## awstm
module awstm(
        pps,
        tevt,
        evt,
        rst_n,
        clk
    );
clock: 3.0 ns
lec_check: 0
abc_area: 1
cap_margin: 20
cell_pad_in_sites_global_placement: 0
core_aspect_ratio: 0.97
core_margin: 2
core_utilization: 72
cts_cluster_diameter: 234
cts_cluster_size: 52
gpl_timing_driven: 1
min_routing_layer: met1
place_density: 0.73
setup_slack_margin: 0.81
slew_margin: 10
run.sh (not shown) runs the stock make flow with config.mk's settings and CLKGATE_MAP_FILE=.
The starting point never finished: it broke off in global routing (5_1_grt) on GRT-0232.
Rerun with:
ABC_AREA = default   (was 1)
CELL_PAD_IN_SITES_GLOBAL_PLACEMENT = default   (was 0)
CORE_ASPECT_RATIO = default   (was 0.97)
CORE_UTILIZATION = 66   (was 72)
CTS_CLUSTER_DIAMETER = default   (was 234)
CTS_CLUSTER_SIZE = default   (was 52)
GPL_TIMING_DRIVEN = default   (was 1)
MIN_ROUTING_LAYER = default   (was met1)
PLACE_DENSITY = default   (was 0.73)
SETUP_SLACK_MARGIN = default   (was 0.81)
SLEW_MARGIN = 20   (was 10)
clock period = 4.93 ns   (was 3.0 ns; I/O delays follow)
=>
- The new run produced a clean layout
- area after synthesis went down by 11%
- die area goes down by 2.9%
- synthesized cell count falls by 33%
Rerun with:
ABC_AREA = 1   (was default)
CORE_UTILIZATION = 72   (was 66)
CTS_CLUSTER_SIZE = 11   (was default)
PLACE_DENSITY = 0.37   (was default)
TNS_END_PERCENT = 5   (was default)
clock period = 2.62 ns   (was 4.93 ns; I/O delays follow)
=> Now the flow completed, yet does not pass: setup timing. Clock power is higher by well over a third. Global-route usage is higher by 10 points. Sequential power is higher by well over a third. Final cell count is higher by well over a third. Power is higher by well over a third. Maximum frequency is higher by well over a third. Core utilization is higher by 11 points. Clock skew is about the same.
Rerun with:
ABC_AREA = default   (was 1)
CORE_UTILIZATION = 40   (was 72)
CTS_CLUSTER_SIZE = default   (was 11)
PLACE_DENSITY = 0.6   (was 0.37)
TNS_END_PERCENT = default   (was 5)
clock period = 4.27 ns   (was 2.62 ns; I/O delays follow)
After rerunning: This time the run passed the timing, design-rule and antenna checks; via count is lower by 34%; total power is lower by 31%; clock power is lower by 35%; routed wire length is lower by 29%; setup slack gets better by 0.46 ns; flip-flop count stays the same; area after synthesis is lower by 11%.


== harbor ==
The RTL this note starts from:
==> flow/design.v <==
`timescale 1ns / 1ps
module awstm(
        pps,
        tevt,
        evt,
        rst_n,
        clk
    );
    input pps;
    input [31:0] tevt;
    output [31:0] evt;
    input rst_n;
    input clk;
    reg r_pps, r_awspps;
    reg [26:0] r_tcyc;       
    reg [26:0] r_td;         
    reg [30:0] r_awstm;      
    reg [30:0] r_tmev_next;  
    reg [31:0] r_set_tmev;  
    reg [10:0] r_tcor;       
    reg [10:0] r_tcor_max;   
    reg r_pps_lock;          
    wire evt_pps;            
    parameter [26:0] p_cyc_per_sec  = 27'd9_999;   
    parameter [26:0] p_pps_to       = 27'd14_999;  
    parameter [30:0] p_awstm_max    = 31'd99_999;   
    assign evt = r_set_tmev;
    assign evt_pps = pps & ~r_pps;
    wire [26:0] td_abs;
    wire [25:0] tmp1_td_abs;
    wire [25:0] tmp2_td_abs;
    wire [10:0] tmp_tcor_max;
    assign td_abs = (r_td[26] ? (~r_td + 17'd1): r_td);
    genvar i;
    assign tmp1_td_abs[25] = td_abs[25];  
    generate 
        for(i = 24; i >= 0; i=i-1) begin :g_tmp1_td_abs
            assign tmp1_td_abs[i] = td_abs[i+1] | td_abs[i];  
        end 
    endgenerate
    assign tmp2_td_abs[25] = tmp1_td_abs[25];
    generate
        for(i = 24; i >= 0; i=i-1) begin: g_tmp2_td_abs
            assign tmp2_td_abs[i] = tmp1_td_abs[i+1] ^ tmp1_td_abs[i];
        end
    endgenerate
    assign tmp_tcor_max[2:0] = 3'b000;
    generate 
        for(i = 0; i < 7; i=i+1) begin: g_tmp_tcor_max
            assign tmp_tcor_max[i+3] = tmp2_td_abs[25-i]; 
        end
    endgenerate
    assign tmp_tcor_max[10] = (tmp1_td_abs[20] & !tmp2_td_abs[20] ? 1'b0 : 1'b1); 
    always @(posedge clk or negedge rst_n) begin
        if(rst_n == 1'b0) begin
            r_pps <= 1'b0;
            r_awspps <= 1'b0;
            r_pps_lock <= 1'b0;
            r_tcyc <= 27'd0;
            r_td <= 27'd0;
            r_tcor <= 11'd0;
            r_tcor_max <= 11'd1024;
            r_awstm <= 31'd0;
            r_tmev_next <= 31'd0;
            r_set_tmev <= 32'd0;
        end else begin
            r_pps <= pps;
            r_tcyc <= r_tcyc + 1;
            r_tcor_max <= tmp_tcor_max;
            if(r_tcor >= r_tcor_max) begin
                r_tcor <= 10'd0;
            end else begin
                r_tcor <= r_tcor + 1;
            end
            if(r_tcyc == p_cyc_per_sec) begin
                r_awspps <= 1'b1;
            end else begin
                r_awspps <= 1'b0;
            end
            if(evt_pps) begin
                r_pps_lock <= 1'b1;
                r_tcyc <= 27'd0;
                r_td <= r_td + p_cyc_per_sec + ~r_tcyc + 27'd1;
            end else begin
                if(r_tcyc == p_pps_to) begin  
                    r_pps_lock <= 1'b0;
                    r_tcyc <= (p_pps_to - p_cyc_per_sec);     
                end                
            end
            if(r_awstm >= p_awstm_max) begin
                r_awstm <= 31'd0;
            end else begin
                if(r_tcor == r_tcor_max) begin
                    if(r_td[26]) begin  
                        r_awstm <= r_awstm;
                        r_td <= r_td + 27'd1;
                    end else begin  
                        r_awstm <= r_awstm + 31'd2;
                        r_td <= r_td - 27'd1;
                    end
                end else begin
                    r_awstm <= r_awstm + 31'd1;
                end
            end
            if(r_tmev_next == r_awstm || (r_tmev_next + 31'd1) == r_awstm) begin
                r_set_tmev <= {r_pps_lock, r_awstm};
                r_tmev_next <= r_tmev_next + tevt;
            end
            if(r_tmev_next > p_awstm_max) begin
                r_tmev_next <= r_tmev_next + ~p_awstm_max + 31'd1;
            end             
        end
    end
endmodule
make LEC_CHECK=0 ABC_AREA=1 CAP_MARGIN=0 CELL_PAD_IN_SITES_GLOBAL_PLACEMENT=0 CORE_ASPECT_RATIO=0.89 CORE_MARGIN=2 CORE_UTILIZATION=71 CTS_CLUSTER_DIAMETER=219 CTS_CLUSTER_SIZE=14 GPL_TIMING_DRIVEN=1 HOLD_SLACK_MARGIN=0.29 MIN_ROUTING_LAYER=met1 PLACE_DENSITY_LB_ADDON=0.06 SETUP_SLACK_MARGIN=0.23 SLEW_MARGIN=10 finish   # period 0.799 ns
harbor did not finish: a tool error stopped it during 3_5_place_dp.
### harbor -> pepper
Settings: swapping 219 for 41 in CTS_CLUSTER_DIAMETER; swapping 14 for 52 in CTS_CLUSTER_SIZE; clearing PLACE_DENSITY_LB_ADDON, which used to be 0.06; swapping 0 for 20 in CAP_MARGIN; swapping 71 for 72 in CORE_UTILIZATION; swapping 0.89 for 1.06 in CORE_ASPECT_RATIO; swapping 0.23 for 0.91 in SETUP_SLACK_MARGIN; clearing HOLD_SLACK_MARGIN, which used to be 0.29; swapping 0.799 for 3.11 in the clock period (ns, I/O delays scaled along).
Findings:
Across harbor and pepper, no clean finish was achieved.
harbor is listed as incomplete: the tool reported an error in 3_5_place_dp and the run ended there.
Stage in which a tool error killed pepper: 5_1_grt.
As far as post-synth design cell area goes, harbor and pepper are indistinguishable; the numbers are identical.
Die boundary width, pepper vs harbor: down by a little under 10%
Against harbor, pepper reports a die height that is higher.
Comparing harbor against pepper, there is no change at all in cell total in the yosys stat output.
Core utilization at floorplan across pepper and harbor: no real change.
Reported for pepper and harbor, synthesized area per cell turned out identical to the last digit.
Reported for pepper and harbor, fraction of the mapped netlist area in simple logic gates turned out identical to the last digit.
Diff harbor..pepper | gate count after technology mapping | unchanged
### pepper -> onyx
Settings: a change of SETUP_SLACK_MARGIN from 0.91 to 0.23; a change of CTS_CLUSTER_DIAMETER from 41 to 356; a change of CORE_ASPECT_RATIO from 1.06 to 1.5; an added HOLD_SLACK_MARGIN of 0.29; an added PLACE_DENSITY_LB_ADDON of 0.06; a change of CORE_UTILIZATION from 72 to 71; a change of the clock period (ns, I/O delays scaled along) from 3.11 to 0.799.
Results
Re area fraction in full adders, half adders and majority gates: no difference whatsoever between pepper and onyx.
onyx vs. pepper: area of the core region climbed 360 um2, initial core utilization has decreased, routability congestion estimate from global placement went up about 8%, share of synthesized cell area in and, or, nand and nor gates level.
Tool error GRT-0116 stopped pepper during 5_1_grt; no final results.
FAIL onyx @ 3_5_place_dp: tool exited with error
Re mapped cell area: no difference whatsoever between onyx and pepper.
Post-synth area from yosys stat came out exactly the same in pepper and onyx.
onyx vs pepper, vertical die dimension went up by about 20%.
Row die area: onyx higher / pepper lower
From pepper to onyx, synthesized cell count did not move at all.
Diff pepper..onyx | AND-OR/OR-AND share of the synthesized area | unchanged
Input-level comparison between violet and onyx:
Settings: changing CORE_UTILIZATION from 71 to 72; removing HOLD_SLACK_MARGIN (formerly 0.29); removing CTS_CLUSTER_DIAMETER (formerly 356); changing PLACE_DENSITY_LB_ADDON from 0.06 to 0.01; changing SETUP_SLACK_MARGIN from 0.23 to 0.92; changing CORE_ASPECT_RATIO from 1.5 to 1.06; changing the clock period (ns, I/O delays scaled along) from 0.799 to 3.11.
### Flow results
The flow ended early for violet: it failed with a tool error in 5_1_grt.
The area fraction in and, or, nand and nor cells was comparable across onyx and violet.
violet against onyx: die span in x shows an increase of about 18%; number of cell rows shows a reduction of about 17%; cell count after synthesis shows no meaningful change; number of buffers inserted by port buffering shows no meaningful change.
[compare] base=onyx new=violet: die area -about 1.5%; post-synthesis instance area ~0 delta.
### violet -> ember
Settings: changing CORE_UTILIZATION from 72 to 40; removing CORE_ASPECT_RATIO (formerly 1.06); removing CELL_PAD_IN_SITES_GLOBAL_PLACEMENT (formerly 0); removing CTS_CLUSTER_SIZE (formerly 52); removing SETUP_SLACK_MARGIN (formerly 0.92); removing GPL_TIMING_DRIVEN (formerly 1); setting PLACE_DENSITY to 0.6 for the first time; removing PLACE_DENSITY_LB_ADDON (formerly 0.01); changing SLEW_MARGIN from 10 to 20; removing MIN_ROUTING_LAYER (formerly met1); removing ABC_AREA (formerly 1); changing the clock period (ns, I/O delays scaled along) from 3.11 to 6.0.
--- outcome ---
Diff violet -> ember | half-perimeter wire length of the detailed placement result | down by more than 10%. The remaining runs in violet and ember completed every stage, whereas violet halted early. Comparing ember and violet, the higher height of the die was measured on ember. Number of library cell types mapped by synthesis: ember > violet. Compared violet against ember; count of buffers from port buffering within noise. ember against violet: number of buffers between clock root and the deepest sink flat, final weighted congestion of routability-driven global placement down 0.14, setup slack after placement up 1.38 ns. Total cell area at the placement stage delta for ember relative to violet: 11% lower.
Changes in tundra relative to ember:
Settings: setting MIN_ROUTING_LAYER to met2 for the first time; setting ABC_AREA to 1 for the first time; setting HOLD_SLACK_MARGIN to 0.2 for the first time; setting TNS_END_PERCENT to 35 for the first time; changing CAP_MARGIN from 20 to 5; setting GPL_TIMING_DRIVEN to 0 for the first time; changing CORE_UTILIZATION from 40 to 63; setting CELL_PAD_IN_SITES_GLOBAL_PLACEMENT to 2 for the first time.
tundra: post-synthesis average cell area 25% below ember
Area of the core ends up higher on ember.
The yosys synthesis chip area reported for tundra is greater than that of ember by 0.0017 mm2.
The run showing the greater number of distinct library cells after synthesis is ember.
Relative to ember, number of instances in the synthesized netlist increased by 789 in tundra.
Summary — effective utilization at floorplan, tundra relative to ember: higher, by 23 points.
[tundra] die area fell about 28% relative to ember
Relative to ember, the horizontal die size measured on tundra has decreased by more than 10%.
Summary — number of standard-cell rows in the floorplan, tundra relative to ember: lower, by 10.
No final results exist for tundra, since it was stopped by error GPL-0301 during 3_1_place_gp_skip_io.
ember finished end to end and its layout was clean on timing, DRC and antenna.
Compared with ember, tundra shows a lower vertical die dimension.


v22:
RTL: the design.v shown in full above, as it stands there.
==> flow/config.mk <==
export PLATFORM = sky130hd
export DESIGN_NAME = awstm
export DESIGN_NICKNAME = awstm
export VERILOG_FILES = /design/flow/design.v
export SDC_FILE = /design/flow/constraint.sdc
export NUM_CORES = 4
export LEC_CHECK = 0
export ABC_AREA = 1
export CAP_MARGIN = 20
export CORE_ASPECT_RATIO = 1.06
export CORE_MARGIN = 2
export CORE_UTILIZATION = 46
export CTS_CLUSTER_DIAMETER = 370
export CTS_CLUSTER_SIZE = 98
export PLACE_DENSITY_LB_ADDON = 0.29
export SETUP_SLACK_MARGIN = 0.11
export SLEW_MARGIN = 20
export TNS_END_PERCENT = 20
==> flow/constraint.sdc <==
create_clock -name core_clock -period 6.0 [get_ports {clk}]
set_input_delay 1.2000 -clock core_clock [delete_from_list [all_inputs] [get_ports {clk}]]
set_output_delay 1.2000 -clock core_clock [all_outputs]
set_load 0.01 [all_outputs]
v22 ran to completion and came out clean on the timing, design-rule and antenna checks.
Inputs modified between v22 and v14:
Settings: swapping 370 for 399 in CTS_CLUSTER_DIAMETER; swapping 46 for 28 in CORE_UTILIZATION; clearing SETUP_SLACK_MARGIN, which used to be 0.11.
Findings:
Changes observed in v14 relative to v22: combinational power stayed essentially flat; power in sequential cells stayed essentially flat; wire length on met1 rose by 15%; fmax rose by 3.0%.
#### Input delta (v1 over v14)
Settings: changing CORE_UTILIZATION from 28 to 31; changing CORE_ASPECT_RATIO from 1.06 to 0.5; changing CTS_CLUSTER_DIAMETER from 399 to 373.
Results
Changes observed in v1 relative to v14: utilization of the core after routing moved up; synthesis-to-layout area growth moved down; proportion of cell area occupied by multi-input gates moved up; total number of vias moved down.
## Diff of input files: v55 against v1
Settings: CTS_CLUSTER_DIAMETER now 217, was 373; MAX_ROUTING_LAYER now met4, previously not set; PLACE_DENSITY_LB_ADDON no longer set, was 0.29; ABC_AREA no longer set, was 1; TNS_END_PERCENT no longer set, was 20; CTS_CLUSTER_SIZE no longer set, was 98; CORE_ASPECT_RATIO no longer set, was 0.5; CORE_UTILIZATION now 40, was 31.
### Flow results
NOTE: share of synthesized cell area in and, or, nand and nor gates in v55 falls short of that of v1
Die: v55 smaller than v1
v55 gives less fmax than v1 did.
Of the two candidates, v1 has the better setup slack at placement and v55 the worse one.
[compare] base=v1 new=v55: core region area now smaller; overall routed net length moved down; total number of vias shows a reduction of about 24%; sequential cell count of the final layout flat.
Setup changes, v55 to v23
Settings: CORE_UTILIZATION now 43, was 40; CORE_MARGIN now 7, was 2; CELL_PAD_IN_SITES_GLOBAL_PLACEMENT now 1, previously not set.
==> results <==
- Between v23 and v55, the data required time of the worst path is lower for v55.
- Of v23 and v55, the run reporting the lower via count was v23.
- The run with more routed wire is v23, not v55.
- First-pass GRT wire length in v23 is 6.5% above v55.
- Taking v55 as the reference point, the power of v23 rises by about 0.3%.
- Sequential share of layout area: v23 vs v55 — no meaningful difference
- Taking v55 as the reference point, the overall global routing resource usage of v23 rises by 1.0 points.
- Worst setup slack for v23 is higher than for v55.
diff inputs: v23 => v50
Settings: CTS_CLUSTER_DIAMETER: 217 -> unset; CORE_MARGIN: 7 -> 2; CTS_CLUSTER_SIZE: unset -> 35; MAX_ROUTING_LAYER: met4 -> unset; CELL_PAD_IN_SITES_GLOBAL_PLACEMENT: 1 -> unset; CORE_UTILIZATION: 43 -> 68; the clock period (ns, I/O delays scaled along): 6.0 -> 5.37.
==> comparison <==
The lower data required time at the worst endpoint came out of v50. Compared with v23, v50 shows non-filler instance count after layout that has gone down by a few percent. Looking at wire length on met2 across v23 and v50, the one that comes out lower is v50. [v50] all-layer global routing usage rose 12 points relative to v23. Die outline height of v50 falls short of that of v23 by more than 10%.


P:
RTL: the design.v shown in full above, as it stands there.
clock: 3.58 ns
lec_check: 0
cap_margin: 20
core_margin: 2
core_utilization: 46
cts_cluster_diameter: 350
cts_cluster_size: 99
place_density: 0.6
setup_slack_margin: 1.05
slew_margin: 20
tns_end_percent: 10
--- input diff P..Q ---
Settings: CTS_CLUSTER_SIZE: 99 -> unset; PLACE_DENSITY: 0.6 -> unset; CTS_CLUSTER_DIAMETER: 350 -> unset; SETUP_SLACK_MARGIN: 1.05 -> unset; HOLD_SLACK_MARGIN: unset -> -0.1; CORE_UTILIZATION: 46 -> 70; TNS_END_PERCENT: 10 -> unset; the clock period (ns, I/O delays scaled along): 3.58 -> 3.2.
==> comparison <==
- Q ran in full, but the layout does not pass; the checks complain about setup timing.
- Between Q and P, it is Q whose power dissipated in the clock network is lower, by about 2%.
- Number of tap instances went down by more than a quarter going from P to Q.
- Diff Q and P: fraction of the cycle the final worst path needs higher in Q
- Q gives more largest fanout on the critical path than P did.
- The worst hold slack of Q is lower than that of P.
What R does differently from Q at the input level:
Settings: swapping 70 for 65 in CORE_UTILIZATION; putting CTS_CLUSTER_SIZE at 37 where nothing was set; clearing HOLD_SLACK_MARGIN, which used to be -0.1; swapping 3.2 for 5.37 in the clock period (ns, I/O delays scaled along).
Results
- Looking at the reports, R completed the entire flow and the layout it produced met the timing, design-rule and antenna checks.
- Compared with Q, routed wire length in R decreased by more than 10%.
- R leaves more setup margin than Q.
- Diff Q -> R: clock buffer count shows a reduction of 1, portion of the clock cycle consumed by the worst path in the final layout fell by 31 points.
Input changes introduced in S (baseline for comparison: R):
Settings: CORE_UTILIZATION now 70, was 65; HOLD_SLACK_MARGIN now -0.1, previously not set; CTS_CLUSTER_SIZE now 72, was 37; ABC_AREA now 1, previously not set; the clock period (ns, I/O delays scaled along) now 2.86, was 5.37.
Notes after the runs:
Changes observed in S relative to R: worst path setup slack after routing dropped 1.23 ns, weighted congestion at the end of routability-driven global placement went up, total wirelength of the detailed-routed design higher, share of power burned in the clock network +3.4 points, routed wire length on met2 went up. From R to S the numbers moved as follows: wire length of the first global-routing pass now sits higher, post-CTS clock slew at the launch and capture registers of the worst setup and hold paths now sits at about the same level, instance tally after logic synthesis now sits higher, number of combinational gates with multiple inputs now sits higher.
Inputs modified between S and T:
Settings: putting PLACE_DENSITY at 0.6 where nothing was set; clearing HOLD_SLACK_MARGIN, which used to be -0.1; swapping 70 for 27 in CORE_UTILIZATION; clearing CTS_CLUSTER_SIZE, which used to be 72; clearing ABC_AREA, which used to be 1; swapping 2.86 for 4.27 in the clock period (ns, I/O delays scaled along).
T | stages: all done | timing, DRC, antenna: all pass
S: PASS, flow complete, no timing, DRC or antenna violations
Taking S as the reference, in T worst setup slack now larger, count of clock-buffer cells in the layout now larger.
Compared with S, T shows a lower cell count.
Share of total power in the clock network: T vs S down 2.6 points
No activity file was given, so power comes from the tool's default toggle rates.
